File: config.mk
export PLATFORM = sky130hd
export DESIGN_NAME = arkanoid_audio
export DESIGN_NICKNAME = arkanoid_audio
export VERILOG_FILES = /design/flow/design.v
export SDC_FILE = /design/flow/constraint.sdc
export NUM_CORES = 4
export LEC_CHECK = 0
export ABC_AREA = 1
export CAP_MARGIN = 20
export CORE_MARGIN = 2
export CORE_UTILIZATION = 71
export CTS_CLUSTER_SIZE = 71
export SETUP_SLACK_MARGIN = 0.69
export SLEW_MARGIN = 20
File: constraint.sdc
create_clock -name core_clock -period 8.19 [get_ports {clk_48m}]
set_input_delay 1.6380 -clock core_clock [delete_from_list [all_inputs] [get_ports {clk_48m}]]
set_output_delay 1.6380 -clock core_clock [all_outputs]
set_load 0.01 [all_outputs]
File: design.v
module jt49_dcrm2 #(parameter sw=8) (
    input                clk,
    input                cen,
    input                rst,
    input         [sw-1:0]  din,
    output signed [sw-1:0]  dout
);
localparam dw=10;  
reg  signed [sw+dw:0] integ, exact, error;
reg  signed [sw:0] pre_dout;
reg signed [sw:0] q;
always @(*) begin
    exact = integ+error;
    q = exact[sw+dw:dw];
    pre_dout  = { 1'b0, din } - q;
end
assign dout = pre_dout[sw-1:0];
always @(posedge clk)
    if( rst ) begin
        integ <= {sw+dw+1{1'b0}};
        error <= {sw+dw+1{1'b0}};
    end else if( cen ) begin
        integ <= integ + pre_dout;  
        error <= exact-{q, {dw{1'b0}}};
    end
endmodule
module iir_1st_order
#(
	parameter COEFF_WIDTH = 18,
	parameter COEFF_SCALE = 15,
	parameter DATA_WIDTH  = 16,
	parameter COUNT_BITS  = 10
)
(
	input clk,
	input reset,
	input [COUNT_BITS - 1 : 0] div,
	input signed [COEFF_WIDTH - 1 : 0] A2, B1, B2,
   input signed [DATA_WIDTH - 1 :0] in,
   output [DATA_WIDTH - 1:0] out
);
	reg signed [DATA_WIDTH-1:0] x0,x1,y0;
	reg signed [DATA_WIDTH + COEFF_WIDTH - 1 : 0] out32;
	reg [COUNT_BITS - 1:0] count;
	assign out = y0;
	always @ (*) begin
		out32 <= (B1*x0 + B2*x1) - A2*y0;  
	end
	always @ (posedge clk) begin
		if(reset) begin
			count <= 0;
			x0 <= 0;
			x1 <= 0;
			y0 <= 0;
		end
		else begin
			count <= count + 1'd1;
			if (count == div - 1) begin
					count <= 0;
					y0 <= {out32[DATA_WIDTH + COEFF_WIDTH - 1] , out32[COEFF_SCALE + DATA_WIDTH - 2 : COEFF_SCALE]};
					x1 <= x0;
					x0 <= in;
			end
		end
	end
endmodule  
module iir_2nd_order
#(
	parameter COEFF_WIDTH = 18,
	parameter COEFF_SCALE = 14,
	parameter DATA_WIDTH  = 16,
	parameter COUNT_BITS  = 10
)
(
	input clk,
	input reset,
	input [COUNT_BITS - 1 : 0] div,
	input signed [COEFF_WIDTH - 1 : 0] A2, A3, B1, B2, B3,
   input signed [DATA_WIDTH - 1 : 0] in,
   output [DATA_WIDTH - 1 : 0] out
);
	reg signed [DATA_WIDTH-1 : 0] x0,x1,x2;
	reg signed [DATA_WIDTH-1 : 0] y0,y1;
	reg signed [(DATA_WIDTH + COEFF_WIDTH - 1) : 0] out32;
	reg [COUNT_BITS : 0] count;
	assign out = y0;
	always @ (*) begin
		out32 <= (B1*x0 + B2*x1 + B3*x2) - (A2*y0 + A3*y1);  
	end
	always @ (posedge clk) begin
		if(reset) begin
			count <=  0;
			x0 <= 0;
			x1 <= 0;
			x2 <= 0;
			y0 <= 0;
			y1 <= 0; 
		end
		else begin
			count <= count + 1'd1;
			if (count == div - 1) begin
					count <= 0;
					y1 <= y0;
					y0 <= {out32[DATA_WIDTH + COEFF_WIDTH - 1] , out32[(DATA_WIDTH + COEFF_SCALE - 2) : COEFF_SCALE]};
					x2 <= x1;
					x1 <= x0;
					x0 <= in;
			end
		end
	end
endmodule  
module arkanoid_lpf(
	input clk,
	input reset,
	input signed [15:0] in,
	output signed [15:0] out);
	wire [9:0] div = 10'd256;  
	wire signed [17:0] A2;
	wire signed [17:0] B2;
	wire signed [17:0] B1;
	wire signed [15:0] audio_post_lpf1;
	assign A2 = -18'd18211;
	assign B1 = 18'd7278;
	assign B2 = 18'd7278;
	iir_1st_order lpf6db(.clk(clk),
								.reset(reset),
								.div(div),
								.A2(A2),
								.B1(B1),
								.B2(B2),
								.in(in),
								.out(audio_post_lpf1)); 
	assign out = audio_post_lpf1;
endmodule
module arkanoid_audio
(
	input                clk_48m,
	input                reset,       
	input          [9:0] sound_raw,   
	input                pause,
	input                vol_boost,
	output signed [15:0] sound
);
reg [8:0] div;
always @(posedge clk_48m) begin
	if(!reset)
		div <= 9'd0;
	else
		div <= div + 9'd1;
end
wire dcrm_cen = !div;
wire signed [15:0] sound_dcrm;
jt49_dcrm2 #(16) dcrm
(
	.clk(clk_48m),
	.cen(dcrm_cen),
	.rst(~reset),
	.din({5'd0, sound_raw}),
	.dout(sound_dcrm)
);
wire signed [15:0] sound_filtered;
arkanoid_lpf lpf
(
	.clk(clk_48m),
	.reset(~reset),
	.in(sound_dcrm),
	.out(sound_filtered)
);
assign sound = pause ? 16'd0 : vol_boost ? (sound_filtered <<< 16'd5) : (sound_filtered <<< 16'd4);
endmodule
File: run.sh
#!/bin/bash
# the make line also repeats each setting of config.mk as NAME=value (left out here)
make -C /OpenROAD-flow-scripts/flow DESIGN_CONFIG=/design/flow/config.mk WORK_HOME=/design/flow/orfs CLKGATE_MAP_FILE= finish
==> results.py, run 1 <==
# Auto-generated metrics
metrics = {
    "placement": {
        "dpl-instance-area_sq_um": 25860,
        "gp_congestion": 1.039,
        "dpl.hpwl_mm": 62.42,
        "port_buffers": 25,
        "pre_cts_slack_ns": -0.8415,
        "dp.cells": 3457,
    },
    "clock_tree": {
        "root_buffer": "clkbuf_16",
        "cts_buffer_depth": 2,
        "h-tree-depth": 3,
        "cts.sinks": 104,
        "cts_buffers": 9,
    },
    "yosys": {
        "avgSynthCellArea_sq_um": 8.120,
        "ys_sh_mux": 0.0004888,
        "aoi_share": 0.1026,
        "top_cells_by_count": "761 x inv_1, 355 x fa_1, 336 x ha_1, 324 x nand2_1, 172 x nor2_1",
        "ys_top_logic_family": "adder cells",
        "synthTopCellsByArea": "fa_1 31%, ha_1 18%, inv_1 12%",
        "numSynthFlops": 104,
        "synth-edff-count": 0,
        "synthFlopType": "dfxtp_1",
        "ys_sh_adder": 0.4910,
        "synth-xor-area-share": 0.05513,
        "yosys_area_sq_um": 23040,
        "ys_types": 56,
        "yosysMostFrequentCell": "inv_1",
        "syn_area_sq_um": 23040,
        "post_synth_and_or_nand_nor_area_fraction": 0.1289,
        "synth_area_leader_cell": "fa_1",
        "syn_inst": 2837,
        "top_cell_area_share": 0.3085,
        "ys_seq_share": 0.09038,
        "ys_cells": 2837,
        "async_flop_share": 0,
        "ys.warnings.count": 4,
    },
    "floorplanning": {
        "die_w_microns": 184.1,
        "dieArea_sq_um": 33900,
        "io_pins": 30,
        "initCoreUtil": 0.7263,
        "core_sq_um": 31720,
        "fp-row-count": 65,
        "die_y_microns": 184.1,
    },
    "run_status": {
        "flow.stopped_at": "5_1_grt",
        "stop_error": "[ERROR GRT-0232] Routing congestion too high. Check the congestion heatmap in the GUI.",
        "status": "aborted with a tool error",
    },
    "grt": {
        "grt-ovfl-total": 28,
        "grt_usage": 0.7307,
    },
}
routing by layer:
metal,GRT overflow,GRT usage
met1,1,0.7112
met2,14,0.9032
met3,0,0.5859
met4,13,0.7446
met5,0,0.2800
what timing repair did:
action / in CTS
gates resized: 170
setup buffers: 19
endpoints found under the setup margin: 16
endpoints found under the hold margin: 0
hold buffers: 0
pin swaps: 107
per-stage QoR:
step	hold slack, ns	utilization
global placement	0.4281	0.8153
floorplan	0.4173	-
detailed placement	0.4319	0.8153
CTS	0.4488	0.8503
==> run 2, diff against run 1 <==
ABC_AREA = not set   (was 1)
CORE_UTILIZATION = 66   (was 71)
CTS_CLUSTER_SIZE = not set   (was 71)
SETUP_SLACK_MARGIN = 2.68   (was 0.69)
SLEW_MARGIN = 5   (was 20)
clock period = 20.0 ns   (was 8.19 ns; I/O delays follow)
==> results.py, run 2 <==
# Generated from Yosys and OpenROAD reports
metrics = {
    "timing": {
        "clock_skew_ns": 0.02421,
        "setup_violations": 0,
        "max_freq_ghz": 0.09767,
        "finalSetupTns_ns": 0,
        "slew_headroom": 0.2810,
        "setup_slack_ns": 9.761,
        "rsz0062_at_grt": "false",
        "worst_pin_slew_ns": 1.075,
        "finalCritPeriodShare": 0.5119,
        "period_minus_slack_ns": 10.24,
        "hold_viol": 0,
        "slew_viol_final": 0,
    },
    "critical_path": {
        "critPathKind": "flop to flop",
        "crit_required_ns": 20.29,
        "r2r_setup_slack_ns": 9.76,
        "cp_num_cells": 36,
        "end_kind": "flop",
        "cp_slowest_cell": "dfxtp_1",
        "crit_end": "lpf.lpf6db.y0[15]$_SDFFE_PN0P_",
        "cpPeakStageDelay_ns": 0.91,
        "rr_endpoint": "lpf.lpf6db.y0[15]$_SDFFE_PN0P_",
        "critical_path_arrival_ns": 10.53,
        "cp_max_fo": 23,
        "r2r_start": "lpf.lpf6db.x0[15]$_SDFFE_PN0P_",
        "crit_buf_inv": 5,
        "reg2reg_depth": 36,
        "critPathLaunch": "lpf.lpf6db.x0[15]$_SDFFE_PN0P_",
        "start_kind": "flop",
        "crit_family": "adder cells",
    },
    "final_layout": {
        "fill_cells": 2726,
        "combGateArea_sq_um": 17700,
        "syn_to_final_growth_pct": 4.389,
        "final_nets": 3172,
        "flop_area_sq_um": 2082,
        "fin_area_sq_um": 23150,
    },
    "clock_tree": {
        "path_clk_slew_ns": 0.08,
        "h-tree-depth": 3,
        "cts_buffers": 9,
        "post_cts_buffers": 0,
        "cts_resized": 0,
        "ctsHoldBuffers": 0,
        "cts.sinks": 104,
        "cts_tree": "done",
        "clk_latency_ns": 0.39,
        "cts_buffer_depth": 2,
        "root_buffer": "clkbuf_16",
    },
    "detailed_routing": {
        "avgViaCountPerCell": 5.563,
        "antenna_left": 0,
        "vias": 16240,
        "first_pass_iters": 5,
        "wl_mm": 52.35,
        "drt_iter0_markers": 890,
        "n_antenna_cell": 0,
        "drc": 0,
        "wl_per_cell_microns": 17.93,
    },
    "power_and_ir_drop": {
        "p_sw_frac": 0.4509,
        "powerClk_uw": 190,
        "powerSeq_uw": 268,
        "largestPowerGroup": "combinational logic",
        "power_leakage_nw": 12.03,
        "p_switching_uw": 474.7,
        "p_clk_frac": 0.181,
        "power_frac_seq": 0.255,
        "p_per_area_nw_per_um2": 45.46,
        "power_frac_comb": 0.564,
        "vdd_ir_drop_max_mv": 0.1110,
        "comb-power_uw": 594,
        "power.internal_uw": 578.0,
    },
    "grt": {
        "grt_antenna_before_repair": 0,
        "grt_pass1_vias": 16710,
        "grt_usage": 0.3150,
        "grt_pass1_wl_mm": 85.96,
        "grt-ovfl-total": 0,
        "grt_max_degree": 84,
    },
    "floorplanning": {
        "io_pins": 30,
        "die_y_microns": 187.3,
        "initCoreUtil": 0.6665,
        "dieArea_sq_um": 35090,
        "fp-row-count": 67,
        "die_w_microns": 187.3,
        "core_sq_um": 33280,
    },
    "yosys": {
        "syn_area_sq_um": 22180,
        "ys_sh_adder": 0.5099,
        "synth-edff-count": 0,
        "top_cell_area_share": 0.3204,
        "yosysMostFrequentCell": "inv_1",
        "synthFlopType": "dfxtp_1",
        "ys_sh_mux": 0.009025,
        "async_flop_share": 0,
        "ys_cells": 2463,
        "synth_area_leader_cell": "fa_1",
        "aoi_share": 0.1133,
        "syn_inst": 2463,
        "ys_types": 86,
        "synth-xor-area-share": 0.06357,
        "ys.warnings.count": 4,
        "top_cells_by_count": "575 x inv_1, 355 x fa_1, 336 x ha_1, 171 x nand2_1, 158 x a21oi_1",
        "yosys_area_sq_um": 22180,
        "synthTopCellsByArea": "fa_1 32%, ha_1 19%, inv_1 9.7%",
        "post_synth_and_or_nand_nor_area_fraction": 0.1013,
        "numSynthFlops": 104,
        "avgSynthCellArea_sq_um": 9.006,
        "ys_seq_share": 0.09386,
        "ys_top_logic_family": "adder cells",
    },
    "min_path": {
        "hold_path_end": "dcrm.error[5]$_SDFFE_PN0N_",
        "hp-start": "dcrm.error[5]$_SDFFE_PN0N_",
        "hold_path_class": "flop to flop",
        "whs_path_depth": 2,
    },
    "flow_run": {
        "cap_viol_max_count": 0,
        "warning_count": 56,
    },
    "placement": {
        "pre_cts_slack_ns": 9.857,
        "dpl-instance-area_sq_um": 22840,
        "gp_congestion": 0.9762,
        "dpl.hpwl_mm": 45.33,
        "port_buffers": 25,
    },
    "run_status": {
        "status": "finished clean",
    },
}
[run 2: layout make-up]
type | instances | share of cell area
timing repair buffer | 37 | 0.01524
sequential | 104 | 0.08992
tap | 448 | 0.02421
multi-input combinational | 1739 | 0.7644
inverter | 576 | 0.09337
clock inverter | 7 | 0.003134
clock buffer | 9 | 0.009727
[run 2: stage by stage]
step	hold slack [ns]	instances	util	power [mW]
after floorplan	0.4297	2466	-	0.7373
after CTS	0.4623	2919	0.6951	1.050
after detailed placement	0.4503	2903	0.6862	0.8550
after global routing	0.4905	2920	0.6957	1.139
final	0.4568	2920	0.6957	1.053
after global placement	0.4390	2903	0.6862	0.8418
[run 2: per-layer routing]
metal,vias up,GRT usage,wire (microns)
li1,7860,-,-
met1,7913,0.4269,23190
met2,383,0.5302,24950
met3,87,0.03846,2538
met4,0,0.1001,1666
met5,-,0,0
==> run 3, diff against run 2 <==
CAP_MARGIN = 15   (was 20)
CORE_UTILIZATION = 71   (was 66)
CTS_CLUSTER_DIAMETER = 29   (was not set)
CTS_CLUSTER_SIZE = 36   (was not set)
MAX_ROUTING_LAYER = met4   (was not set)
SETUP_SLACK_MARGIN = 2.61   (was 2.68)
SLEW_MARGIN = 20   (was 5)
clock period = 9.3 ns   (was 20.0 ns; I/O delays follow)
==> results.py, run 3 <==
# Generated from Yosys and OpenROAD reports
metrics = {
    "run_status": {
        "status": "failed layout checks",
        "so_faults": "setup timing",
    },
    "final_layout": {
        "final_nets": 3309,
        "fill_cells": 1908,
        "fin_cells": 3005,
        "syn_to_final_growth_pct": 13.61,
        "final_core_util": 0.8216,
    },
    "yosys": {
        "yosysMostFrequentCell": "inv_1",
        "ys.warnings.count": 4,
        "top_cell_area_share": 0.3204,
        "synth_area_leader_cell": "fa_1",
        "syn_inst": 2463,
        "top_cells_by_count": "575 x inv_1, 355 x fa_1, 336 x ha_1, 171 x nand2_1, 158 x a21oi_1",
        "synthFlopType": "dfxtp_1",
        "ys_cells": 2463,
        "ys_seq_share": 0.09386,
        "ys_top_logic_family": "adder cells",
        "ys_sh_mux": 0.009025,
        "async_flop_share": 0,
        "ys_types": 86,
        "synth-xor-area-share": 0.06357,
        "synthTopCellsByArea": "fa_1 32%, ha_1 19%, inv_1 9.7%",
        "aoi_share": 0.1133,
        "post_synth_and_or_nand_nor_area_fraction": 0.1013,
        "yosys_area_sq_um": 22180,
        "synth-edff-count": 0,
        "ys_sh_adder": 0.5099,
        "syn_area_sq_um": 22180,
        "avgSynthCellArea_sq_um": 9.006,
        "numSynthFlops": 104,
    },
    "critical_path": {
        "critical_path_arrival_ns": 9.84,
        "critPathLaunch": "lpf.lpf6db.x0[8]$_SDFFE_PN0P_",
        "cp_max_fo": 4,
        "reg2reg_depth": 38,
        "crit_end": "lpf.lpf6db.y0[15]$_SDFFE_PN0P_",
        "crit_required_ns": 9.60,
        "start_kind": "flop",
        "r2r_start": "lpf.lpf6db.x0[8]$_SDFFE_PN0P_",
        "crit_buf_inv": 7,
        "cp_num_cells": 38,
        "r2r_setup_slack_ns": -0.24,
        "cpPeakStageDelay_ns": 0.54,
        "rr_endpoint": "lpf.lpf6db.y0[15]$_SDFFE_PN0P_",
        "cp_slowest_cell": "fa_1",
        "critPathKind": "flop to flop",
        "crit_family": "adder cells",
        "end_kind": "flop",
    },
    "grt": {
        "grt-ovfl-total": 0,
        "grt_usage": 0.3700,
        "grt_pass1_vias": 18140,
        "grt_antenna_before_repair": 0,
        "grt_pass1_wl_mm": 91.83,
        "grt_max_degree": 77,
    },
    "timing": {
        "worst_pin_slew_ns": 0.9321,
        "setup_slack_ns": -0.2378,
        "finalSetupTns_ns": -0.3222,
        "hold_viol": 0,
        "slew_headroom": 0.3747,
        "setup_violations": 3,
        "rsz0062_at_grt": "true",
        "max_freq_ghz": 0.1048,
        "finalCritPeriodShare": 1.026,
        "whs_ns": 0.4634,
        "slew_viol_final": 0,
        "period_minus_slack_ns": 9.538,
        "clock_skew_ns": 0.01230,
    },
    "floorplanning": {
        "core_sq_um": 30670,
        "initCoreUtil": 0.7232,
        "die_y_microns": 180.8,
        "die_w_microns": 180.8,
        "fp-row-count": 64,
        "dieArea_sq_um": 32670,
        "io_pins": 30,
    },
    "min_path": {
        "hold_path_end": "lpf.lpf6db.count[0]$_SDFF_PP0_",
        "whs_path_depth": 1,
        "hp-start": "lpf.lpf6db.count[0]$_SDFF_PP0_",
        "hold_path_class": "flop to flop",
    },
    "detailed_routing": {
        "vias": 17430,
        "first_pass_iters": 6,
        "wl_mm": 57.71,
        "avgViaCountPerCell": 5.800,
        "wl_per_cell_microns": 19.20,
        "drt_iter0_markers": 1066,
        "drc": 0,
        "antenna_left": 0,
        "n_antenna_cell": 0,
    },
    "placement": {
        "dpl.hpwl_mm": 46.83,
        "gp_congestion": 0.9860,
        "pre_cts_slack_ns": -0.4010,
        "dp.cells": 2935,
        "port_buffers": 25,
    },
    "power_and_ir_drop": {
        "vdd_ir_drop_max_mv": 0.3000,
        "p_per_area_nw_per_um2": 102.4,
        "powerSeq_uw": 578,
        "powerClk_uw": 427,
        "power_leakage_nw": 12.78,
        "power.internal_mw": 1.388,
        "power_frac_seq": 0.224,
        "power_frac_comb": 0.610,
        "largestPowerGroup": "combinational logic",
        "comb-power_mw": 1.57,
        "p_clk_frac": 0.166,
        "p_sw_frac": 0.4618,
        "p_switching_mw": 1.191,
    },
    "clock_tree": {
        "ctsHoldBuffers": 0,
        "cts.sinks": 104,
        "cts_buffer_depth": 2,
        "path_clk_slew_ns": 0.09,
        "h-tree-depth": 3,
        "cts_tree": "done",
        "clk_latency_ns": 0.39,
        "cts_buffers": 9,
        "root_buffer": "clkbuf_16",
    },
    "flow_run": {
        "cap_viol_max_count": 0,
        "warning_count": 59,
    },
}
run 3: metrics by stage:
step | power [mW] | cell area (sq um)
2_1_floorplan | 1.585 | 22480
3_3_place_gp | 1.808 | 23690
3_5_place_dp | 1.858 | 23690
4_1_cts | 2.441 | 24680
5_1_grt | 2.744 | 25200
6_report | 2.580 | 25200
run 3: layout make-up:
class                           instances  area (sq um)  share of cell area
Clock buffer                            9         225.2            0.008937
Clock inverter                          7         91.34            0.003625
Inverter                              576          2165             0.08590
Multi-Input combinational cell       1739         18690              0.7419
Sequential cell                       104          2130             0.08451
Tap cell                              396         495.5             0.01966
Timing Repair Buffer                  174          1399             0.05551
run 3: layer usage:
layer	GRT usage	up-vias	share of wire
li1	-	8123	-
met1	0.4459	8567	0.39
met2	0.6377	567	0.50
met3	0.05039	172	0.056
met4	0.1316	0	0.045
met5	-	-	0
run 3: timing repair:
action,CTS,global route
pin swaps,63,79
resized,90,88
setup endpoints to repair,26,27
buffers inserted,30,24
==> run 4, diff against run 3 <==
CAP_MARGIN = 20   (was 15)
CORE_UTILIZATION = 20   (was 71)
CTS_CLUSTER_DIAMETER = not set   (was 29)
CTS_CLUSTER_SIZE = not set   (was 36)
MAX_ROUTING_LAYER = not set   (was met4)
SETUP_SLACK_MARGIN = not set   (was 2.61)
clock period = 22.4 ns   (was 9.3 ns; I/O delays follow)
==> results.py, run 4 <==
# Generated from Yosys and OpenROAD reports
metrics = {
    "run_status": {
        "status": "finished clean",
    },
    "power_and_ir_drop": {
        "power_frac_comb": 0.557,
        "powerClk_uw": 181,
        "powerSeq_uw": 238,
        "largestPowerGroup": "combinational logic",
        "p_sw_frac": 0.4446,
        "p_per_area_nw_per_um2": 38.68,
        "comb-power_uw": 527,
        "p_switching_uw": 420.5,
        "power_leakage_nw": 12.03,
        "p_clk_frac": 0.191,
        "vdd_ir_drop_max_mv": 0.05056,
        "power_frac_seq": 0.251,
        "power.internal_uw": 525.4,
    },
    "placement": {
        "dpl.hpwl_mm": 45.49,
        "dp.cells": 3943,
        "port_buffers": 25,
        "gp_congestion": 0.8887,
    },
    "yosys": {
        "yosysMostFrequentCell": "inv_1",
        "ys_types": 86,
        "numSynthFlops": 104,
        "avgSynthCellArea_sq_um": 9.006,
        "async_flop_share": 0,
        "ys_seq_share": 0.09386,
        "aoi_share": 0.1133,
        "post_synth_and_or_nand_nor_area_fraction": 0.1013,
        "ys_sh_adder": 0.5099,
        "synthFlopType": "dfxtp_1",
        "ys_sh_mux": 0.009025,
        "ys_cells": 2463,
        "synth-xor-area-share": 0.06357,
        "synthTopCellsByArea": "fa_1 32%, ha_1 19%, inv_1 9.7%",
        "syn_inst": 2463,
        "syn_area_sq_um": 22180,
        "top_cells_by_count": "575 x inv_1, 355 x fa_1, 336 x ha_1, 171 x nand2_1, 158 x a21oi_1",
        "ys_top_logic_family": "adder cells",
        "ys.warnings.count": 4,
        "synth_area_leader_cell": "fa_1",
        "yosys_area_sq_um": 22180,
        "synth-edff-count": 0,
        "top_cell_area_share": 0.3204,
    },
    "floorplanning": {
        "dieArea_sq_um": 113600,
        "initCoreUtil": 0.2010,
        "die_y_microns": 337.0,
        "fp-row-count": 122,
        "core_sq_um": 110400,
        "die_w_microns": 337.0,
        "io_pins": 30,
    },
    "critical_path": {
        "cp_slowest_cell": "clkdlybuf4s50_1",
        "r2r_start": "lpf.lpf6db.x0[8]$_SDFFE_PN0P_",
        "path_common_cell": "clkdlybuf4s50_1",
        "crit_chain": "clkdlybuf4s50_1 > mux2i_1 > nor2_1 > clkdlybuf4s50_1",
        "critPathKind": "primary input to output pin",
        "end_kind": "output pin",
        "crit_buf_inv": 2,
        "reg2reg_depth": 37,
        "cpPeakStageDelay_ns": 0.98,
        "crit_required_ns": 17.92,
        "cp_max_fo": 12,
        "crit_family": "buffers and inverters",
        "critical_path_arrival_ns": 6.33,
        "start_kind": "primary input",
        "critPathLaunch": "vol_boost",
        "r2r_setup_slack_ns": 12.23,
        "rr_endpoint": "lpf.lpf6db.y0[15]$_SDFFE_PN0P_",
        "crit_end": "sound[12]",
        "cp_num_cells": 4,
    },
    "clock_tree": {
        "path_clk_slew_ns": 0.08,
        "ctsHoldBuffers": 0,
        "cts_buffers": 9,
        "clk_latency_ns": 0.40,
        "h-tree-depth": 3,
        "cts_buffer_depth": 2,
        "cts.sinks": 104,
        "root_buffer": "clkbuf_16",
        "cts_resized": 0,
        "cts_tree": "done",
        "post_cts_buffers": 0,
    },
    "min_path": {
        "hold_path_class": "flop to flop",
        "whs_path_depth": 2,
        "hold_path_end": "dcrm.error[9]$_SDFFE_PN0N_",
        "hp-start": "dcrm.error[9]$_SDFFE_PN0N_",
    },
    "final_layout": {
        "final_core_util": 0.2216,
        "combGateArea_sq_um": 17700,
        "final_nets": 3171,
        "fill_cells": 12010,
        "flop_area_sq_um": 2082,
        "fin_cells": 3959,
        "syn_to_final_growth_pct": 10.24,
    },
    "grt": {
        "grt_usage": 0.09512,
        "grt_antenna_before_repair": 0,
        "grt_max_degree": 66,
        "grt_pass1_wl_mm": 85.86,
        "grt-ovfl-total": 0,
        "grt_pass1_vias": 16130,
    },
    "detailed_routing": {
        "avgViaCountPerCell": 4.012,
        "topRoutingLayerUsed": "met4",
        "wl_per_cell_microns": 13.36,
        "first_pass_iters": 5,
        "met2_wirelength_mm": 24.39,
        "vias": 15890,
        "drt_iter0_markers": 986,
        "met1_length_mm": 25.82,
        "n_antenna_cell": 0,
        "wl_met3_mm": 1.933,
        "wl_mm": 52.87,
        "antenna_left": 0,
        "drc": 0,
    },
    "timing": {
        "finalCritPeriodShare": 0.4825,
        "slew_headroom": 0.3272,
        "worst_pin_slew_ns": 0.9965,
        "hold_viol": 0,
        "finalSetupTns_ns": 0,
        "max_freq_ghz": 0.09253,
        "clock_skew_ns": 0.01887,
        "setup_violations": 0,
        "slew_viol_final": 0,
        "rsz0062_at_grt": "false",
        "period_minus_slack_ns": 10.81,
    },
    "flow_run": {
        "warning_count": 54,
        "cap_viol_max_count": 0,
    },
}
==> run 4: layout make-up <==
cell class              instances  area share
repair buffers                 36     0.01361
multi-input cells            1739      0.7238
clock inverters                 7    0.003633
inverters                     576     0.08847
well taps                    1488     0.07614
flip-flops and latches        104     0.08514
clock buffers                   9    0.009210
==> run 4: metrics by stage <==
step / total power [mW] / area (sq um) / setup slack, ns / hold slack, ns
5_1_grt: 1.027 / 24450 / 11.38 / 0.4855
3_3_place_gp: 0.7558 / 24140 / 11.49 / 0.4441
2_1_floorplan: 0.6583 / 22190 / 12.70 / 0.4297
3_5_place_dp: 0.7617 / 24140 / 11.48 / 0.4534
4_1_cts: 0.9508 / 24450 / 11.48 / 0.4657
6_report: 0.9459 / 24450 / 11.59 / 0.4614
==> run 4: layer usage <==
| layer | GRT usage | vias up |
|---|---|---|
| li1 | - | 7860 |
| met1 | 0.1338 | 7767 |
| met2 | 0.1549 | 224 |
| met3 | 0.01237 | 34 |
| met4 | 0.01976 | 0 |
| met5 | 0 | - |
==> run 5, diff against run 4 <==
CELL_PAD_IN_SITES_DETAIL_PLACEMENT = 0   (was not set)
CELL_PAD_IN_SITES_GLOBAL_PLACEMENT = 1   (was not set)
CORE_ASPECT_RATIO = 0.89   (was not set)
CORE_MARGIN = 7   (was 2)
CORE_UTILIZATION = 57   (was 20)
CTS_CLUSTER_SIZE = 55   (was not set)
GPL_ROUTABILITY_DRIVEN = 0   (was not set)
HOLD_SLACK_MARGIN = 0.12   (was not set)
MAX_ROUTING_LAYER = met4   (was not set)
MIN_ROUTING_LAYER = met1   (was not set)
PLACE_DENSITY_LB_ADDON = 0.07   (was not set)
SLEW_MARGIN = 40   (was 20)
clock period = 6.35 ns   (was 22.4 ns; I/O delays follow)
==> results.py, run 5 <==
# Generated from Yosys and OpenROAD reports
metrics = {
    "timing": {
        "finalCritPeriodShare": 1.496,
        "worst_pin_slew_ns": 0.8084,
        "whs_ns": 0.4617,
        "clock_skew_ns": 0.01941,
        "setup_slack_ns": -3.152,
        "finalSetupTns_ns": -42.08,
        "max_freq_ghz": 0.1052,
        "rsz0062_at_grt": "true",
        "slew_headroom": 0.4610,
        "hold_viol": 0,
        "slew_viol_final": 0,
        "period_minus_slack_ns": 9.502,
        "setup_violations": 17,
    },
    "placement": {
        "port_buffers": 25,
        "dp.cells": 3419,
        "pre_cts_slack_ns": -3.219,
        "dpl.hpwl_mm": 51.86,
        "dpl-instance-area_sq_um": 26580,
    },
    "power_and_ir_drop": {
        "p_sw_frac": 0.4300,
        "largestPowerGroup": "combinational logic",
        "power_frac_comb": 0.651,
        "comb-power_mw": 2.81,
        "vdd_ir_drop_max_mv": 0.3209,
        "powerSeq_uw": 848,
        "power_leakage_nw": 14.56,
        "power_mw": 4.322,
        "power_frac_seq": 0.196,
        "p_switching_mw": 1.859,
        "p_clk_frac": 0.153,
        "p_per_area_nw_per_um2": 154.4,
        "power.internal_mw": 2.464,
        "powerClk_uw": 661,
    },
    "detailed_routing": {
        "avgViaCountPerCell": 5.271,
        "drc": 0,
        "wl_mm": 61.79,
        "antenna_left": 0,
        "n_antenna_cell": 0,
        "drt_iter0_markers": 977,
        "wl_per_cell_microns": 17.79,
        "first_pass_iters": 5,
        "vias": 18310,
    },
    "critical_path": {
        "cp_num_cells": 37,
        "r2r_start": "lpf.lpf6db.x0[9]$_SDFFE_PN0P_",
        "cpPeakStageDelay_ns": 0.55,
        "crit_required_ns": 6.67,
        "crit_end": "lpf.lpf6db.y0[15]$_SDFFE_PN0P_",
        "rr_endpoint": "lpf.lpf6db.y0[15]$_SDFFE_PN0P_",
        "critical_path_arrival_ns": 9.83,
        "cp_max_fo": 4,
        "start_kind": "flop",
        "reg2reg_depth": 37,
        "critPathLaunch": "lpf.lpf6db.x0[9]$_SDFFE_PN0P_",
        "critPathKind": "flop to flop",
        "crit_family": "adder cells",
        "crit_buf_inv": 5,
        "r2r_setup_slack_ns": -3.15,
        "cp_slowest_cell": "fa_1",
        "path_common_cell": "fa_1",
        "end_kind": "flop",
    },
    "min_path": {
        "whs_path_depth": 2,
        "hp-start": "dcrm.error[9]$_SDFFE_PN0N_",
        "hold_path_end": "dcrm.error[9]$_SDFFE_PN0N_",
        "hold_path_class": "flop to flop",
    },
    "flow_run": {
        "cap_viol_max_count": 0,
        "warning_count": 57,
    },
    "grt": {
        "grt-ovfl-total": 0,
        "grt_max_degree": 74,
        "grt_antenna_before_repair": 0,
        "grt_usage": 0.2861,
        "grt_pass1_wl_mm": 99.51,
        "grt_pass1_vias": 19640,
    },
    "run_status": {
        "so_faults": "setup timing",
        "status": "failed layout checks",
    },
    "final_layout": {
        "final_nets": 3657,
        "final_core_util": 0.7371,
        "fin_cells": 3474,
        "flop_area_sq_um": 2126,
        "fin_area_sq_um": 27990,
        "fill_cells": 2829,
        "syn_to_final_growth_pct": 26.19,
        "combGateArea_sq_um": 18700,
    },
    "clock_tree": {
        "cts_tree": "done",
        "cts_buffers": 9,
        "h-tree-depth": 3,
        "path_clk_slew_ns": 0.10,
        "cts_buffer_depth": 2,
        "root_buffer": "clkbuf_16",
        "cts.sinks": 104,
        "clk_latency_ns": 0.41,
    },
    "yosys": {
        "syn_inst": 2463,
        "yosys_area_sq_um": 22180,
        "numSynthFlops": 104,
        "synth-edff-count": 0,
        "synthTopCellsByArea": "fa_1 32%, ha_1 19%, inv_1 9.7%",
        "aoi_share": 0.1133,
        "syn_area_sq_um": 22180,
        "async_flop_share": 0,
        "ys_sh_mux": 0.009025,
        "ys_top_logic_family": "adder cells",
        "post_synth_and_or_nand_nor_area_fraction": 0.1013,
        "top_cell_area_share": 0.3204,
        "ys_sh_adder": 0.5099,
        "ys_cells": 2463,
        "ys_types": 86,
        "avgSynthCellArea_sq_um": 9.006,
        "ys_seq_share": 0.09386,
        "ys.warnings.count": 4,
        "synth-xor-area-share": 0.06357,
        "synthFlopType": "dfxtp_1",
        "synth_area_leader_cell": "fa_1",
        "yosysMostFrequentCell": "inv_1",
        "top_cells_by_count": "575 x inv_1, 355 x fa_1, 336 x ha_1, 171 x nand2_1, 158 x a21oi_1",
    },
    "floorplanning": {
        "initCoreUtil": 0.5841,
        "io_pins": 30,
        "die_y_microns": 200.1,
        "dieArea_sq_um": 44640,
        "die_w_microns": 223.1,
        "core_sq_um": 37980,
        "fp-row-count": 67,
    },
}
run 5: per-layer routing:
layer | vias to the layer above | track usage | wire, microns
li1 | 8838 | - | -
met1 | 8912 | 0.3697 | 27750
met2 | 440 | 0.4569 | 28530
met3 | 121 | 0.05491 | 3705
met4 | 0 | 0.08535 | 1802
met5 | - | - | 0
run 5: area by class of cell:
| class | instances | share of cell area |
|---|---|---|
| Clock buffer | 9 | 0.008046 |
| Clock inverter | 7 | 0.003397 |
| Inverter | 576 | 0.07724 |
| Multi-Input combinational cell | 1739 | 0.6680 |
| Sequential cell | 104 | 0.07595 |
| Tap cell | 517 | 0.02311 |
| Timing Repair Buffer | 522 | 0.1443 |
run 5: timing repair:
action | CTS | global route
pin swaps | 110 | 61
endpoints found under the setup margin | 25 | 29
gates resized | 118 | 56
setup buffers | 29 | 12
hold buffers | 0 | 0
==> run 6, diff against run 5 <==
ABC_AREA = 0   (was not set)
CELL_PAD_IN_SITES_DETAIL_PLACEMENT = not set   (was 0)
CELL_PAD_IN_SITES_GLOBAL_PLACEMENT = 3   (was 1)
CORE_ASPECT_RATIO = not set   (was 0.89)
CORE_MARGIN = 2   (was 7)
CORE_UTILIZATION = 29   (was 57)
CTS_CLUSTER_SIZE = not set   (was 55)
GPL_ROUTABILITY_DRIVEN = not set   (was 0)
HOLD_SLACK_MARGIN = not set   (was 0.12)
MIN_ROUTING_LAYER = not set   (was met1)
PLACE_DENSITY_LB_ADDON = 0.06   (was 0.07)
SETUP_SLACK_MARGIN = 2.28   (was not set)
SLEW_MARGIN = 10   (was 40)
clock period = 15.7 ns   (was 6.35 ns; I/O delays follow)
==> results.py, run 6 <==
# Generated from Yosys and OpenROAD reports
metrics = {
    "critical_path": {
        "critical_path_arrival_ns": 10.82,
        "critPathLaunch": "lpf.lpf6db.x0[15]$_SDFFE_PN0P_",
        "rr_endpoint": "lpf.lpf6db.y0[15]$_SDFFE_PN0P_",
        "crit_end": "lpf.lpf6db.y0[15]$_SDFFE_PN0P_",
        "cp_num_cells": 36,
        "critPathKind": "flop to flop",
        "r2r_setup_slack_ns": 5.18,
        "crit_required_ns": 15.99,
        "start_kind": "flop",
        "r2r_start": "lpf.lpf6db.x0[15]$_SDFFE_PN0P_",
        "cpPeakStageDelay_ns": 0.99,
        "cp_max_fo": 23,
        "end_kind": "flop",
        "crit_buf_inv": 5,
        "crit_family": "adder cells",
        "reg2reg_depth": 36,
        "cp_slowest_cell": "dfxtp_1",
    },
    "floorplanning": {
        "io_pins": 30,
        "die_y_microns": 280.6,
        "dieArea_sq_um": 78720,
        "die_w_microns": 280.6,
        "initCoreUtil": 0.2925,
        "core_sq_um": 75820,
        "fp-row-count": 101,
    },
    "grt": {
        "grt_pass1_vias": 16770,
        "grt-ovfl-total": 0,
        "grt_usage": 0.1775,
        "grt_max_degree": 49,
        "grt_antenna_before_repair": 0,
        "grt_pass1_wl_mm": 101.9,
    },
    "power_and_ir_drop": {
        "comb-power_uw": 772,
        "largestPowerGroup": "combinational logic",
        "p_switching_uw": 637.8,
        "power_frac_seq": 0.250,
        "powerClk_uw": 262,
        "power_frac_comb": 0.560,
        "p_per_area_nw_per_um2": 57.84,
        "power.internal_uw": 741.0,
        "p_clk_frac": 0.190,
        "powerSeq_uw": 345,
        "power_leakage_nw": 12.04,
        "p_sw_frac": 0.4626,
        "vdd_ir_drop_max_mv": 0.08782,
        "power_mw": 1.379,
    },
    "yosys": {
        "syn_inst": 2463,
        "ys_types": 86,
        "top_cell_area_share": 0.3204,
        "ys_top_logic_family": "adder cells",
        "ys_cells": 2463,
        "ys_seq_share": 0.09386,
        "top_cells_by_count": "575 x inv_1, 355 x fa_1, 336 x ha_1, 171 x nand2_1, 158 x a21oi_1",
        "avgSynthCellArea_sq_um": 9.006,
        "ys_sh_adder": 0.5099,
        "post_synth_and_or_nand_nor_area_fraction": 0.1013,
        "synth-xor-area-share": 0.06357,
        "yosys_area_sq_um": 22180,
        "aoi_share": 0.1133,
        "ys_sh_mux": 0.009025,
        "numSynthFlops": 104,
        "synth_area_leader_cell": "fa_1",
        "synthTopCellsByArea": "fa_1 32%, ha_1 19%, inv_1 9.7%",
        "synth-edff-count": 0,
        "yosysMostFrequentCell": "inv_1",
        "async_flop_share": 0,
        "synthFlopType": "dfxtp_1",
        "ys.warnings.count": 4,
        "syn_area_sq_um": 22180,
    },
    "flow_run": {
        "warning_count": 54,
        "cap_viol_max_count": 0,
    },
    "detailed_routing": {
        "wl_mm": 65.06,
        "wl_per_cell_microns": 18.84,
        "drc": 0,
        "n_antenna_cell": 0,
        "first_pass_iters": 4,
        "antenna_left": 0,
        "avgViaCountPerCell": 4.552,
        "vias": 15720,
        "drt_iter0_markers": 690,
    },
    "min_path": {
        "hp-start": "dcrm.error[3]$_SDFFE_PN0N_",
        "hold_path_class": "flop to flop",
        "hold_path_end": "dcrm.error[3]$_SDFFE_PN0N_",
        "whs_path_depth": 2,
    },
    "clock_tree": {
        "cts_tree": "done",
        "ctsHoldBuffers": 0,
        "root_buffer": "clkbuf_16",
        "cts_resized": 0,
        "post_cts_buffers": 0,
        "cts.sinks": 104,
        "clk_latency_ns": 0.41,
        "h-tree-depth": 3,
        "path_clk_slew_ns": 0.10,
        "cts_buffer_depth": 2,
        "cts_buffers": 9,
    },
    "timing": {
        "slew_headroom": 0.3286,
        "rsz0062_at_grt": "false",
        "setup_violations": 0,
        "finalSetupTns_ns": 0,
        "max_freq_ghz": 0.09502,
        "clock_skew_ns": 0.02618,
        "finalCritPeriodShare": 0.6703,
        "hold_viol": 0,
        "worst_pin_slew_ns": 1.006,
        "slew_viol_final": 0,
        "period_minus_slack_ns": 10.52,
    },
    "placement": {
        "port_buffers": 25,
        "dpl.hpwl_mm": 56.92,
        "gp_congestion": 0.8430,
    },
    "final_layout": {
        "fill_cells": 8097,
        "syn_to_final_growth_pct": 7.463,
        "final_nets": 3175,
    },
    "run_status": {
        "status": "finished clean",
    },
}
[run 6: metal layers]
metal | vias to the layer above | wire (microns) | GRT usage
li1 | 7866 | - | -
met1 | 7687 | 31000 | 0.2325
met2 | 137 | 32070 | 0.2997
met3 | 27 | 1156 | 0.01699
met4 | 0 | 841 | 0.03318
met5 | - | 0 | -
[run 6: per-stage QoR]
| stage | util | area (sq um) | setup slack [ns] | instances | hold slack [ns] |
|---|---|---|---|---|---|
| after floorplan | - | 22190 | 6.241 | 2466 | 0.4297 |
| after global routing | 0.3144 | 23840 | 4.570 | 3453 | 0.4907 |
| after detailed placement | 0.3103 | 23530 | 5.102 | 3437 | 0.4498 |
| after CTS | 0.3144 | 23840 | 5.052 | 3453 | 0.4675 |
| after global placement | 0.3102 | 23520 | 5.037 | 3436 | 0.4419 |
| final | 0.3144 | 23840 | 5.176 | 3453 | 0.4647 |
[run 6: cell type report]
type	instances	area (sq um)	share of cell area
clock buffers	9	225.2	0.009448
clock inverters	7	82.58	0.003464
inverters	576	2163	0.09076
flip-flops and latches	104	2082	0.08734
repair buffers	40	360.3	0.01512
well taps	978	1224	0.05134
multi-input cells	1739	17700	0.7425
==> run 7, diff against run 6 <==
ABC_AREA = 1   (was 0)
CELL_PAD_IN_SITES_GLOBAL_PLACEMENT = not set   (was 3)
CORE_MARGIN = 10   (was 2)
CORE_UTILIZATION = 65   (was 29)
MAX_ROUTING_LAYER = not set   (was met4)
PLACE_DENSITY_LB_ADDON = 0.21   (was 0.06)
SETUP_SLACK_MARGIN = not set   (was 2.28)
SLEW_MARGIN = 20   (was 10)
clock period = 7.25 ns   (was 15.7 ns; I/O delays follow)
==> results.py, run 7 <==
# Generated from Yosys and OpenROAD reports
metrics = {
    "run_status": {
        "status": "failed layout checks",
        "so_faults": "setup timing",
    },
    "timing": {
        "max_freq_ghz": 0.09920,
        "finalCritPeriodShare": 1.390,
        "period_minus_slack_ns": 10.08,
        "setup_slack_ns": -2.831,
        "rsz0062_at_grt": "true",
        "clock_skew_ns": 0.02359,
        "hold_viol": 0,
        "slew_headroom": 0.3608,
        "slew_viol_final": 0,
        "setup_violations": 16,
        "worst_pin_slew_ns": 0.9578,
    },
    "critical_path": {
        "critPathKind": "flop to flop",
        "critical_path_arrival_ns": 10.38,
        "start_kind": "flop",
        "cp_num_cells": 38,
        "end_kind": "flop",
        "crit_buf_inv": 13,
        "rr_endpoint": "lpf.lpf6db.y0[3]$_SDFFE_PN0P_",
        "cpPeakStageDelay_ns": 0.62,
        "reg2reg_depth": 38,
        "crit_required_ns": 7.55,
        "r2r_setup_slack_ns": -2.83,
        "crit_end": "lpf.lpf6db.y0[3]$_SDFFE_PN0P_",
        "crit_family": "adder cells",
        "path_common_cell": "fa_1",
        "cp_slowest_cell": "a31oi_4",
        "r2r_start": "lpf.lpf6db.x0[3]$_SDFFE_PN0P_",
        "critPathLaunch": "lpf.lpf6db.x0[3]$_SDFFE_PN0P_",
        "cp_max_fo": 4,
    },
    "yosys": {
        "top_cells_by_count": "761 x inv_1, 355 x fa_1, 336 x ha_1, 324 x nand2_1, 172 x nor2_1",
        "yosys_area_sq_um": 23040,
        "synthFlopType": "dfxtp_1",
        "synth_area_leader_cell": "fa_1",
        "ys_sh_adder": 0.4910,
        "ys_top_logic_family": "adder cells",
        "ys_sh_mux": 0.0004888,
        "syn_area_sq_um": 23040,
        "ys_types": 56,
        "synth-edff-count": 0,
        "synth-xor-area-share": 0.05513,
        "async_flop_share": 0,
        "top_cell_area_share": 0.3085,
        "aoi_share": 0.1026,
        "numSynthFlops": 104,
        "syn_inst": 2837,
        "ys_cells": 2837,
        "yosysMostFrequentCell": "inv_1",
        "ys.warnings.count": 4,
        "synthTopCellsByArea": "fa_1 31%, ha_1 18%, inv_1 12%",
        "post_synth_and_or_nand_nor_area_fraction": 0.1289,
        "avgSynthCellArea_sq_um": 8.120,
        "ys_seq_share": 0.09038,
    },
    "min_path": {
        "hold_path_end": "div[0]$_SDFF_PN0_",
        "hp-start": "div[0]$_SDFF_PN0_",
        "hold_path_class": "flop to flop",
        "whs_path_depth": 1,
    },
    "final_layout": {
        "syn_to_final_growth_pct": 26.61,
        "fin_cells": 3715,
        "final_core_util": 0.8382,
        "final_nets": 3958,
        "fin_area_sq_um": 29170,
        "fill_cells": 1853,
    },
    "power_and_ir_drop": {
        "p_per_area_nw_per_um2": 134.0,
        "p_clk_frac": 0.137,
        "power_mw": 3.910,
        "power_frac_seq": 0.200,
        "powerClk_uw": 534,
        "powerSeq_uw": 782,
        "largestPowerGroup": "combinational logic",
        "comb-power_mw": 2.59,
        "vdd_ir_drop_max_mv": 0.3498,
        "power_leakage_nw": 15.62,
        "p_sw_frac": 0.5524,
        "power.internal_mw": 1.750,
        "power_frac_comb": 0.663,
        "p_switching_mw": 2.160,
    },
    "grt": {
        "grt_usage": 0.3839,
        "grt_pass1_vias": 24050,
        "grt-ovfl-total": 0,
        "grt_antenna_before_repair": 3,
        "grt_max_degree": 45,
        "grt_pass1_wl_mm": 130.8,
    },
    "detailed_routing": {
        "avgViaCountPerCell": 6.410,
        "wl_mm": 98.09,
        "first_pass_iters": 9,
        "drc": 0,
        "wl_per_cell_microns": 26.40,
        "vias": 23810,
        "drt_iter0_markers": 3345,
        "antenna_left": 0,
    },
    "floorplanning": {
        "dieArea_sq_um": 43370,
        "initCoreUtil": 0.6620,
        "fp-row-count": 68,
        "io_pins": 30,
        "die_y_microns": 208.3,
        "core_sq_um": 34800,
        "die_w_microns": 208.3,
    },
    "flow_run": {
        "warning_count": 57,
        "cap_viol_max_count": 0,
    },
    "clock_tree": {
        "cts_buffer_depth": 2,
        "path_clk_slew_ns": 0.10,
        "cts_tree": "done",
        "cts_buffers": 9,
        "cts.sinks": 104,
        "clk_latency_ns": 0.41,
        "h-tree-depth": 3,
        "root_buffer": "clkbuf_16",
        "ctsHoldBuffers": 0,
    },
    "placement": {
        "dpl.hpwl_mm": 64.52,
        "dp.cells": 3663,
        "gp_congestion": 1.034,
        "dpl-instance-area_sq_um": 27130,
        "port_buffers": 25,
    },
}
-- run 7: final cells by class --
type                       count  area [sq um]  share of cell area
clock buffer                   9         225.2            0.007722
antenna                        2         5.005           0.0001716
clock inverter                 7         61.31            0.002102
inverter                     770          2905             0.09961
tap                          455         569.3             0.01952
sequential                   104          2118             0.07263
timing repair buffer         432          3480              0.1193
multi-input combinational   1936         19800              0.6789
-- run 7: what timing repair did --
item / CTS / global route
pin swaps: 129 / 174
resized: 171 / 172
setup buffers: 26 / 14
cloned: 0 / 0
endpoints found under the setup margin: 16 / 16
endpoints found under the hold margin: 0 / 0
-- run 7: metal layers --
| layer | part of all wire | vias up | GRT usage |
|---|---|---|---|
| met1 | 0.31 | 11070 | 0.4128 |
| met3 | 0.13 | 950 | 0.08058 |
| met4 | 0.11 | 2 | 0.2914 |
| met2 | 0.44 | 2145 | 0.6529 |
| met5 | 0.00083 | - | 0 |
| li1 | - | 9646 | - |
-- run 7: through the flow --
stage	setup slack, ns	hold slack (ns)	setup TNS (ns)
6_report	-2.831	0.4543	-42.31
5_1_grt	-2.983	0.4782	-44.87
4_1_cts	-1.745	0.4590	-23.60
3_5_place_dp	-2.029	0.4420	-26.00
3_3_place_gp	-1.913	0.4266	-22.88
2_1_floorplan	-1.031	0.4173	-12.72
==> run 8, diff against run 7 <==
ABC_AREA = not set   (was 1)
CAP_MARGIN = 5   (was 20)
CORE_ASPECT_RATIO = 0.87   (was not set)
CORE_MARGIN = 2   (was 10)
CORE_UTILIZATION = 72   (was 65)
CTS_CLUSTER_DIAMETER = 26   (was not set)
MAX_ROUTING_LAYER = met4   (was not set)
PLACE_DENSITY_LB_ADDON = not set   (was 0.21)
SETUP_SLACK_MARGIN = -0.7   (was not set)
TNS_END_PERCENT = 5   (was not set)
clock period = 11.6 ns   (was 7.25 ns; I/O delays follow)
==> results.py, run 8 <==
# Generated from Yosys and OpenROAD reports
metrics = {
    "run_status": {
        "status": "finished clean",
    },
    "yosys": {
        "ys_cells": 2463,
        "ys.warnings.count": 4,
        "ys_sh_mux": 0.009025,
        "top_cell_area_share": 0.3204,
        "aoi_share": 0.1133,
        "numSynthFlops": 104,
        "synthFlopType": "dfxtp_1",
        "syn_inst": 2463,
        "syn_area_sq_um": 22180,
        "yosys_area_sq_um": 22180,
        "ys_top_logic_family": "adder cells",
        "ys_types": 86,
        "async_flop_share": 0,
        "post_synth_and_or_nand_nor_area_fraction": 0.1013,
        "synthTopCellsByArea": "fa_1 32%, ha_1 19%, inv_1 9.7%",
        "ys_seq_share": 0.09386,
        "synth_area_leader_cell": "fa_1",
        "avgSynthCellArea_sq_um": 9.006,
        "synth-edff-count": 0,
        "yosysMostFrequentCell": "inv_1",
        "ys_sh_adder": 0.5099,
        "top_cells_by_count": "575 x inv_1, 355 x fa_1, 336 x ha_1, 171 x nand2_1, 158 x a21oi_1",
        "synth-xor-area-share": 0.06357,
    },
    "placement": {
        "pre_cts_slack_ns": 1.429,
        "gp_congestion": 0.9865,
        "dpl.hpwl_mm": 46.03,
        "port_buffers": 25,
    },
    "timing": {
        "finalSetupTns_ns": 0,
        "finalCritPeriodShare": 0.8949,
        "setup_slack_ns": 1.219,
        "period_minus_slack_ns": 10.38,
        "worst_pin_slew_ns": 1.033,
        "max_freq_ghz": 0.09633,
        "hold_viol": 0,
        "clock_skew_ns": 0.02180,
        "setup_violations": 0,
        "slew_headroom": 0.3023,
        "slew_viol_final": 0,
        "rsz0062_at_grt": "false",
    },
    "power_and_ir_drop": {
        "power_frac_seq": 0.250,
        "largestPowerGroup": "combinational logic",
        "p_sw_frac": 0.4524,
        "p_per_area_nw_per_um2": 79.18,
        "power_leakage_nw": 12.03,
        "p_switching_uw": 827.3,
        "powerSeq_uw": 458,
        "comb-power_mw": 1.02,
        "power_frac_comb": 0.560,
        "p_clk_frac": 0.190,
        "vdd_ir_drop_max_mv": 0.2188,
        "power.internal_mw": 1.001,
        "powerClk_uw": 347,
    },
    "floorplanning": {
        "core_sq_um": 30120,
        "die_y_microns": 167.7,
        "die_w_microns": 192.2,
        "io_pins": 30,
        "dieArea_sq_um": 32230,
        "initCoreUtil": 0.7365,
        "fp-row-count": 59,
    },
    "min_path": {
        "whs_path_depth": 2,
        "hold_path_end": "dcrm.error[7]$_SDFFE_PN0N_",
        "hp-start": "dcrm.error[7]$_SDFFE_PN0N_",
        "hold_path_class": "flop to flop",
    },
    "clock_tree": {
        "cts_resized": 0,
        "cts_tree": "done",
        "path_clk_slew_ns": 0.09,
        "post_cts_buffers": 0,
        "cts.sinks": 104,
        "cts_buffer_depth": 2,
        "h-tree-depth": 3,
        "cts_buffers": 9,
        "clk_latency_ns": 0.39,
        "ctsHoldBuffers": 0,
        "root_buffer": "clkbuf_16",
    },
    "critical_path": {
        "critPathKind": "flop to flop",
        "crit_family": "adder cells",
        "critical_path_arrival_ns": 10.67,
        "end_kind": "flop",
        "rr_endpoint": "lpf.lpf6db.y0[15]$_SDFFE_PN0P_",
        "cpPeakStageDelay_ns": 0.91,
        "crit_buf_inv": 5,
        "critPathLaunch": "lpf.lpf6db.x0[15]$_SDFFE_PN0P_",
        "r2r_start": "lpf.lpf6db.x0[15]$_SDFFE_PN0P_",
        "cp_max_fo": 23,
        "r2r_setup_slack_ns": 1.22,
        "crit_end": "lpf.lpf6db.y0[15]$_SDFFE_PN0P_",
        "reg2reg_depth": 36,
        "cp_slowest_cell": "dfxtp_1",
        "crit_required_ns": 11.89,
        "cp_num_cells": 36,
        "start_kind": "flop",
    },
    "detailed_routing": {
        "n_antenna_cell": 0,
        "drt_iter0_markers": 964,
        "vias": 16600,
        "first_pass_iters": 5,
        "drc": 0,
        "wl_per_cell_microns": 18.67,
        "wl_mm": 53.53,
        "avgViaCountPerCell": 5.790,
        "antenna_left": 0,
    },
    "final_layout": {
        "final_nets": 3171,
        "syn_to_final_growth_pct": 4.118,
        "final_core_util": 0.7668,
    },
    "flow_run": {
        "cap_viol_max_count": 0,
        "warning_count": 56,
    },
    "grt": {
        "grt_pass1_vias": 17180,
        "grt_max_degree": 78,
        "grt-ovfl-total": 0,
        "grt_usage": 0.3594,
        "grt_pass1_wl_mm": 86.88,
        "grt_antenna_before_repair": 0,
    },
}
==> run 8: per-stage QoR <==
step	cells	hold WS, ns	instance area (sq um)	total power [mW]
after floorplan	2466	0.4297	22190	1.271
after global placement	2851	0.4410	22770	1.439
after detailed placement	2851	0.4518	22770	1.471
after CTS	2867	0.4638	23090	1.823
after global routing	2867	0.4753	23090	1.969
final	2867	0.4613	23090	1.829
==> run 8: cell type report <==
| class | count | area (sq um) |
|---|---|---|
| Clock buffer | 9 | 225.2 |
| Timing Repair Buffer | 36 | 332.8 |
| Tap cell | 396 | 495.5 |
| Sequential cell | 104 | 2082 |
| Clock inverter | 7 | 97.59 |
| Multi-Input combinational cell | 1739 | 17700 |
| Inverter | 576 | 2162 |
| Fill cell | 2233 | 7024 |
==> run 8: routing by layer <==
layer / track usage / share of wire / vias up
met2: 0.5677 / 0.47 / 558
met3: 0.06854 / 0.073 / 120
met5: - / 0 / -
met4: 0.1178 / 0.034 / 0
met1: 0.4683 / 0.42 / 8077
li1: - / - / 7846
==> run 9, diff against run 8 <==
ABC_AREA = 1   (was not set)
CAP_MARGIN = 20   (was 5)
CELL_PAD_IN_SITES_DETAIL_PLACEMENT = 2   (was not set)
CELL_PAD_IN_SITES_GLOBAL_PLACEMENT = 3   (was not set)
CORE_ASPECT_RATIO = 1.01   (was 0.87)
CORE_MARGIN = 4   (was 2)
CORE_UTILIZATION = 20   (was 72)
CTS_CLUSTER_DIAMETER = 251   (was 26)
CTS_CLUSTER_SIZE = 55   (was not set)
GPL_ROUTABILITY_DRIVEN = 0   (was not set)
HOLD_SLACK_MARGIN = 0.12   (was not set)
MAX_ROUTING_LAYER = met5   (was met4)
MIN_ROUTING_LAYER = met1   (was not set)
PLACE_DENSITY = 0.94   (was not set)
SETUP_SLACK_MARGIN = not set   (was -0.7)
SLEW_MARGIN = 15   (was 20)
TNS_END_PERCENT = 50   (was 5)
clock period = 8.89 ns   (was 11.6 ns; I/O delays follow)
==> results.py, run 9 <==
# Generated from Yosys and OpenROAD reports
metrics = {
    "detailed_routing": {
        "wl_met3_mm": 5.699,
        "avgViaCountPerCell": 4.758,
        "first_pass_iters": 5,
        "met1_length_mm": 41.25,
        "drc": 0,
        "met2_wirelength_mm": 60.40,
        "wl_per_cell_microns": 26.16,
        "drt_iter0_markers": 980,
        "vias": 21990,
        "wl_mm": 120.9,
        "antenna_left": 0,
        "topRoutingLayerUsed": "met5",
    },
    "clock_tree": {
        "cts_tree": "done",
        "path_clk_slew_ns": 0.11,
        "ctsHoldBuffers": 0,
        "h-tree-depth": 3,
        "clk_latency_ns": 0.45,
        "root_buffer": "clkbuf_16",
        "cts.sinks": 104,
        "cts_buffer_depth": 2,
        "cts_buffers": 9,
    },
    "power_and_ir_drop": {
        "p_per_area_nw_per_um2": 109.2,
        "largestPowerGroup": "combinational logic",
        "powerClk_uw": 466,
        "power_leakage_nw": 14.77,
        "p_switching_mw": 1.756,
        "comb-power_mw": 2.08,
        "p_sw_frac": 0.5513,
        "power.internal_mw": 1.429,
        "power_frac_seq": 0.201,
        "p_clk_frac": 0.146,
        "powerSeq_uw": 641,
        "power_mw": 3.185,
        "power_frac_comb": 0.652,
        "vdd_ir_drop_max_mv": 0.1238,
    },
    "critical_path": {
        "reg2reg_depth": 37,
        "path_common_cell": "fa_1",
        "start_kind": "flop",
        "critPathKind": "flop to flop",
        "rr_endpoint": "lpf.lpf6db.y0[6]$_SDFFE_PN0P_",
        "critPathLaunch": "lpf.lpf6db.x0[4]$_SDFFE_PN0P_",
        "crit_buf_inv": 11,
        "cp_slowest_cell": "fa_1",
        "end_kind": "flop",
        "cp_num_cells": 37,
        "critical_path_arrival_ns": 10.17,
        "cpPeakStageDelay_ns": 0.60,
        "r2r_setup_slack_ns": -0.90,
        "crit_family": "adder cells",
        "cp_max_fo": 4,
        "crit_required_ns": 9.27,
        "crit_end": "lpf.lpf6db.y0[6]$_SDFFE_PN0P_",
        "r2r_start": "lpf.lpf6db.x0[4]$_SDFFE_PN0P_",
    },
    "floorplanning": {
        "fp-row-count": 124,
        "io_pins": 30,
        "die_y_microns": 349.1,
        "dieArea_sq_um": 120700,
        "core_sq_um": 113700,
        "initCoreUtil": 0.2026,
        "die_w_microns": 345.7,
    },
    "timing": {
        "finalSetupTns_ns": -10.40,
        "clock_skew_ns": 0.04004,
        "slew_viol_final": 0,
        "period_minus_slack_ns": 9.794,
        "finalCritPeriodShare": 1.102,
        "hold_viol": 0,
        "rsz0062_at_grt": "true",
        "worst_pin_slew_ns": 1.263,
        "setup_slack_ns": -0.9040,
        "setup_violations": 16,
        "max_freq_ghz": 0.1021,
        "slew_headroom": 0.1516,
        "whs_ns": 0.4640,
    },
    "yosys": {
        "async_flop_share": 0,
        "post_synth_and_or_nand_nor_area_fraction": 0.1289,
        "avgSynthCellArea_sq_um": 8.120,
        "ys_cells": 2837,
        "ys_sh_mux": 0.0004888,
        "yosysMostFrequentCell": "inv_1",
        "synthTopCellsByArea": "fa_1 31%, ha_1 18%, inv_1 12%",
        "syn_area_sq_um": 23040,
        "top_cell_area_share": 0.3085,
        "yosys_area_sq_um": 23040,
        "ys.warnings.count": 4,
        "numSynthFlops": 104,
        "ys_seq_share": 0.09038,
        "synth-xor-area-share": 0.05513,
        "ys_sh_adder": 0.4910,
        "ys_top_logic_family": "adder cells",
        "synth-edff-count": 0,
        "syn_inst": 2837,
        "ys_types": 56,
        "synth_area_leader_cell": "fa_1",
        "top_cells_by_count": "761 x inv_1, 355 x fa_1, 336 x ha_1, 324 x nand2_1, 172 x nor2_1",
        "synthFlopType": "dfxtp_1",
        "aoi_share": 0.1026,
    },
    "grt": {
        "grt_usage": 0.1747,
        "grt_max_degree": 45,
        "grt-ovfl-total": 0,
        "grt_antenna_before_repair": 3,
        "grt_pass1_vias": 25290,
        "grt_pass1_wl_mm": 160.1,
    },
    "placement": {
        "port_buffers": 25,
        "dp.cells": 4544,
        "dpl.hpwl_mm": 83.99,
        "dpl-instance-area_sq_um": 26530,
    },
    "final_layout": {
        "fin_area_sq_um": 29160,
        "syn_to_final_growth_pct": 26.57,
        "final_nets": 3810,
        "fin_cells": 4622,
        "fill_cells": 12960,
    },
    "flow_run": {
        "cap_viol_max_count": 0,
        "warning_count": 56,
    },
    "run_status": {
        "so_faults": "setup timing",
        "status": "failed layout checks",
    },
    "min_path": {
        "hold_path_end": "div[0]$_SDFF_PN0_",
        "whs_path_depth": 1,
        "hp-start": "div[0]$_SDFF_PN0_",
        "hold_path_class": "flop to flop",
    },
}
## run 9: repair_timing
action | in CTS | in global routing
cloned | 0 | 0
resized | 227 | 216
setup buffers | 29 | 33
pin swaps | 137 | 175
endpoints found under the setup margin | 16 | 16
## run 9: area by class of cell
type	count	area, sq um	area share
multi-input cells	1936	19670	0.6747
repair buffers	284	2280	0.07818
flip-flops and latches	104	2131	0.07308
clock inverters	4	36.28	0.001244
inverters	770	2900	0.09947
diodes	1	2.502	0.00008582
well taps	1512	1892	0.06488
clock buffers	11	242.7	0.008325
## run 9: metrics by stage
stage | setup WS [ns] | util
floorplan | 0.2420 | -
finish | -0.9040 | 0.2564
detailed placement | -0.8397 | 0.2333
CTS | -0.2849 | 0.2467
global placement | -0.3605 | 0.2333
global route | -1.108 | 0.2564
## run 9: metal layers
layer	global-route usage	vias up
met5	0	-
met4	0.1351	2
met3	0.02383	602
met2	0.3251	892
met1	0.1764	11190
li1	-	9311
==> run 10, diff against run 9 <==
ABC_AREA = 0   (was 1)
CELL_PAD_IN_SITES_GLOBAL_PLACEMENT = 2   (was 3)
CORE_ASPECT_RATIO = 1.11   (was 1.01)
CORE_MARGIN = 3   (was 4)
CORE_UTILIZATION = 58   (was 20)
CTS_CLUSTER_DIAMETER = 213   (was 251)
CTS_CLUSTER_SIZE = 45   (was 55)
GPL_ROUTABILITY_DRIVEN = not set   (was 0)
HOLD_SLACK_MARGIN = 0.19   (was 0.12)
MAX_ROUTING_LAYER = not set   (was met5)
MIN_ROUTING_LAYER = not set   (was met1)
PLACE_DENSITY = not set   (was 0.94)
PLACE_DENSITY_LB_ADDON = 0.04   (was not set)
SLEW_MARGIN = 5   (was 15)
TNS_END_PERCENT = 40   (was 50)
clock period = 17.0 ns   (was 8.89 ns; I/O delays follow)
==> results.py, run 10 <==
# Auto-generated metrics
metrics = {
    "run_status": {
        "status": "aborted with a tool error",
        "stop_error": "[ERROR FLW-0024] Place density exceeds 1.0 (current PLACE_DENSITY_LB_ADDON =  0.04). Please check if the value of  PLACE_DENSITY_LB_ADDON is between 0 and 0.99.",
        "flow.stopped_at": "3_1_place_gp_skip_io",
    },
    "yosys": {
        "ys_cells": 2463,
        "ys_sh_mux": 0.009025,
        "async_flop_share": 0,
        "yosysMostFrequentCell": "inv_1",
        "aoi_share": 0.1133,
        "synthTopCellsByArea": "fa_1 32%, ha_1 19%, inv_1 9.7%",
        "ys_top_logic_family": "adder cells",
        "synth-edff-count": 0,
        "ys_seq_share": 0.09386,
        "syn_inst": 2463,
        "numSynthFlops": 104,
        "yosys_area_sq_um": 22180,
        "syn_area_sq_um": 22180,
        "top_cells_by_count": "575 x inv_1, 355 x fa_1, 336 x ha_1, 171 x nand2_1, 158 x a21oi_1",
        "synth_area_leader_cell": "fa_1",
        "ys_types": 86,
        "ys_sh_adder": 0.5099,
        "top_cell_area_share": 0.3204,
        "synthFlopType": "dfxtp_1",
        "avgSynthCellArea_sq_um": 9.006,
        "synth-xor-area-share": 0.06357,
        "ys.warnings.count": 4,
        "post_synth_and_or_nand_nor_area_fraction": 0.1013,
    },
    "floorplanning": {
        "dieArea_sq_um": 40630,
        "core_sq_um": 37310,
        "die_y_microns": 212.0,
        "die_w_microns": 191.6,
        "fp-row-count": 74,
        "initCoreUtil": 0.5945,
    },
}
No activity file was given, so power comes from the tool's default toggle rates.
